Design Attention_top, start of the top module:
module Attention_top #(
    parameter INPUT_WIDTH = 8,
    parameter NUM_CODE_WIDTH = 5,
    parameter MATRIX_SIZE = 3,
    parameter ADDR_WIDTH = $clog2(MATRIX_SIZE**2<<2),
    parameter OUTPUT_WIDTH = $clog2(MATRIX_SIZE*(2**INPUT_WIDTH))-1
)(
    input clk,
    input reset_n,
    input start,
    input softmax_req,DATA_write_EN,
    input  [INPUT_WIDTH*MATRIX_SIZE-1:0] Q_INPUT,
    input [INPUT_WIDTH*MATRIX_SIZE-1:0] MATRIX_INPUT,
    output reg [MATRIX_SIZE*OUTPUT_WIDTH-1:0] Output_RESULT,
    input output_req
);
Size: about 6500 cells after synthesis, roughly 1200 flip-flops.
clock: 2.53 ns
lec_check: 0
abc_area: 1
cap_margin: 20
core_margin: 2
core_utilization: 62
slew_margin: 20
run.sh (not shown) runs the stock make flow with config.mk's settings and CLKGATE_MAP_FILE=.
The first run reached the layout checks and failed them: negative setup slack.
Edit:
--- a/flow/config.mk
+++ b/flow/config.mk
@@ -6,7 +6,8 @@
 export NUM_CORES = 4
 export LEC_CHECK = 0
-export ABC_AREA = 1
 export CAP_MARGIN = 20
 export CORE_MARGIN = 2
-export CORE_UTILIZATION = 62
+export CORE_UTILIZATION = 72
+export CTS_CLUSTER_SIZE = 21
+export SETUP_SLACK_MARGIN = 0.38
 export SLEW_MARGIN = 20
==> flow/constraint.sdc (replaced) <==
create_clock -name core_clock -period 3.43 [get_ports {clk}]
set_input_delay 0.6860 -clock core_clock [delete_from_list [all_inputs] [get_ports {clk}]]
set_output_delay 0.6860 -clock core_clock [all_outputs]
set_load 0.01 [all_outputs]
This time the run produced a clean layout. Non-clock buffer count went down by 358. Die size fell by roughly a tenth. Total power is lower by a quarter to a third. Routed wire length goes down by a few percent. Worst setup slack gets better by 590 ps. Register-to-register slack improved by 590 ps.
Edit:
--- a/flow/config.mk
+++ b/flow/config.mk
@@ -9,5 +9,6 @@
 export CORE_MARGIN = 2
 export CORE_UTILIZATION = 72
-export CTS_CLUSTER_SIZE = 21
-export SETUP_SLACK_MARGIN = 0.38
+export CTS_CLUSTER_SIZE = 38
+export PLACE_DENSITY = 0.64
+export SETUP_SLACK_MARGIN = 0.87
 export SLEW_MARGIN = 20
The changed run finished with max-capacitance violations, max-slew violations, negative setup slack left.
Hold slack gets worse by 9.3 ps.
Worst setup slack gets worse by 470 ps.
Routed wire length grows by 33%.
Non-clock buffer count grows by 238.
Power grows by 18%.
Synthesized area is unchanged.
Flip-flop count is unchanged.
Final cell count grows by 3.8%.
Final area grows by 7.4%.
Edit:
--- a/flow/config.mk
+++ b/flow/config.mk
@@ -6,9 +6,7 @@
 export NUM_CORES = 4
 export LEC_CHECK = 0
+export ABC_AREA = 1
 export CAP_MARGIN = 20
 export CORE_MARGIN = 2
-export CORE_UTILIZATION = 72
-export CTS_CLUSTER_SIZE = 38
-export PLACE_DENSITY = 0.64
-export SETUP_SLACK_MARGIN = 0.87
+export CORE_UTILIZATION = 62
 export SLEW_MARGIN = 20
==> flow/constraint.sdc (replaced) <==
create_clock -name core_clock -period 2.3 [get_ports {clk}]
set_input_delay 0.4600 -clock core_clock [delete_from_list [all_inputs] [get_ports {clk}]]
set_output_delay 0.4600 -clock core_clock [all_outputs]
set_load 0.01 [all_outputs]
With this change the flow completed and failed the layout checks on negative setup slack. Die size is higher by about a fifth. Worst hold slack got worse by 110 ps. Clock skew went up by 3.6 ps. Global-route usage drops by 2.8 points. Power is higher by well over a third. Maximum frequency is higher by a quarter to a third. Cell area grows by a few percent.
Edit:
--- a/flow/config.mk
+++ b/flow/config.mk
@@ -6,7 +6,6 @@
 export NUM_CORES = 4
 export LEC_CHECK = 0
-export ABC_AREA = 1
 export CAP_MARGIN = 20
 export CORE_MARGIN = 2
-export CORE_UTILIZATION = 62
+export CORE_UTILIZATION = 37
 export SLEW_MARGIN = 20
==> flow/constraint.sdc (replaced) <==
create_clock -name core_clock -period 4.14 [get_ports {clk}]
set_input_delay 0.8280 -clock core_clock [delete_from_list [all_inputs] [get_ports {clk}]]
set_output_delay 0.8280 -clock core_clock [all_outputs]
set_load 0.01 [all_outputs]
The changed run completed with no timing, DRC or antenna violations.
Setup slack improved by 1200 ps.
Design area drops by 15%.
Total power drops by 53%.
Area after synthesis stays flat.
Cell count drops by 15%.
Combinational power falls by 64%.
Routed wire length goes down by 31%.
First-iteration DRC count drops by 50%.
Clock skew drops by 20 ps.
Global-route usage falls by 20 points.
Synthesized cell count goes down by 19%.


Setup of violet:
Starting RTL as in the previous note.
==> flow/config.mk <==
export PLATFORM = sky130hd
export DESIGN_NAME = Attention_top
export DESIGN_NICKNAME = Attention_top
export VERILOG_FILES = /design/flow/design.v
export SDC_FILE = /design/flow/constraint.sdc
export NUM_CORES = 4
export LEC_CHECK = 0
export CAP_MARGIN = 15
export CELL_PAD_IN_SITES_DETAIL_PLACEMENT = 0
export CELL_PAD_IN_SITES_GLOBAL_PLACEMENT = 0
export CORE_MARGIN = 2
export CORE_UTILIZATION = 64
export HOLD_SLACK_MARGIN = 0.12
export MIN_ROUTING_LAYER = met1
export SETUP_SLACK_MARGIN = 0.57
export SLEW_MARGIN = 20
export TNS_END_PERCENT = 5
==> flow/constraint.sdc <==
create_clock -name core_clock -period 2.98 [get_ports {clk}]
set_input_delay 0.5960 -clock core_clock [delete_from_list [all_inputs] [get_ports {clk}]]
set_output_delay 0.5960 -clock core_clock [all_outputs]
set_load 0.01 [all_outputs]
Although violet finished all stages, its layout failed final checks on negative setup slack.
The following lists how quartz was set up differently from violet:
# violet
export LEC_CHECK = 0
export CAP_MARGIN = 15
export CELL_PAD_IN_SITES_DETAIL_PLACEMENT = 0
export CELL_PAD_IN_SITES_GLOBAL_PLACEMENT = 0
export CORE_MARGIN = 2
export CORE_UTILIZATION = 64
export HOLD_SLACK_MARGIN = 0.12
export MIN_ROUTING_LAYER = met1
export SETUP_SLACK_MARGIN = 0.57
export SLEW_MARGIN = 20
export TNS_END_PERCENT = 5
create_clock -name core_clock -period 2.98 [get_ports {clk}]
# quartz
export LEC_CHECK = 0
export CAP_MARGIN = 20
export CORE_MARGIN = 2
export CORE_UTILIZATION = 66
export SLEW_MARGIN = 20
create_clock -name core_clock -period 3.43 [get_ports {clk}]
==> results <==
- quartz did not stop at any stage, and its layout met the timing, DRC and antenna checks.
- Measured against violet, the fmax of quartz comes out at 0.925 times the reference value.
- Summary of quartz over violet: final hold slack now sits at about the same level; count of buffering cells on the critical path with inverters included higher.
- Clock tree cell share of total cell area delta for quartz relative to violet: 0.47 points higher
- Cmp violet and quartz / filler cell count in the final layout / higher: quartz
- The core of quartz is less densely filled than that of violet.
- Power consumption was higher in violet than in quartz.
- | max-slew headroom at the worst pin | quartz vs violet | better |
Power figures rest on the tool's default switching activity, not on a simulated workload.
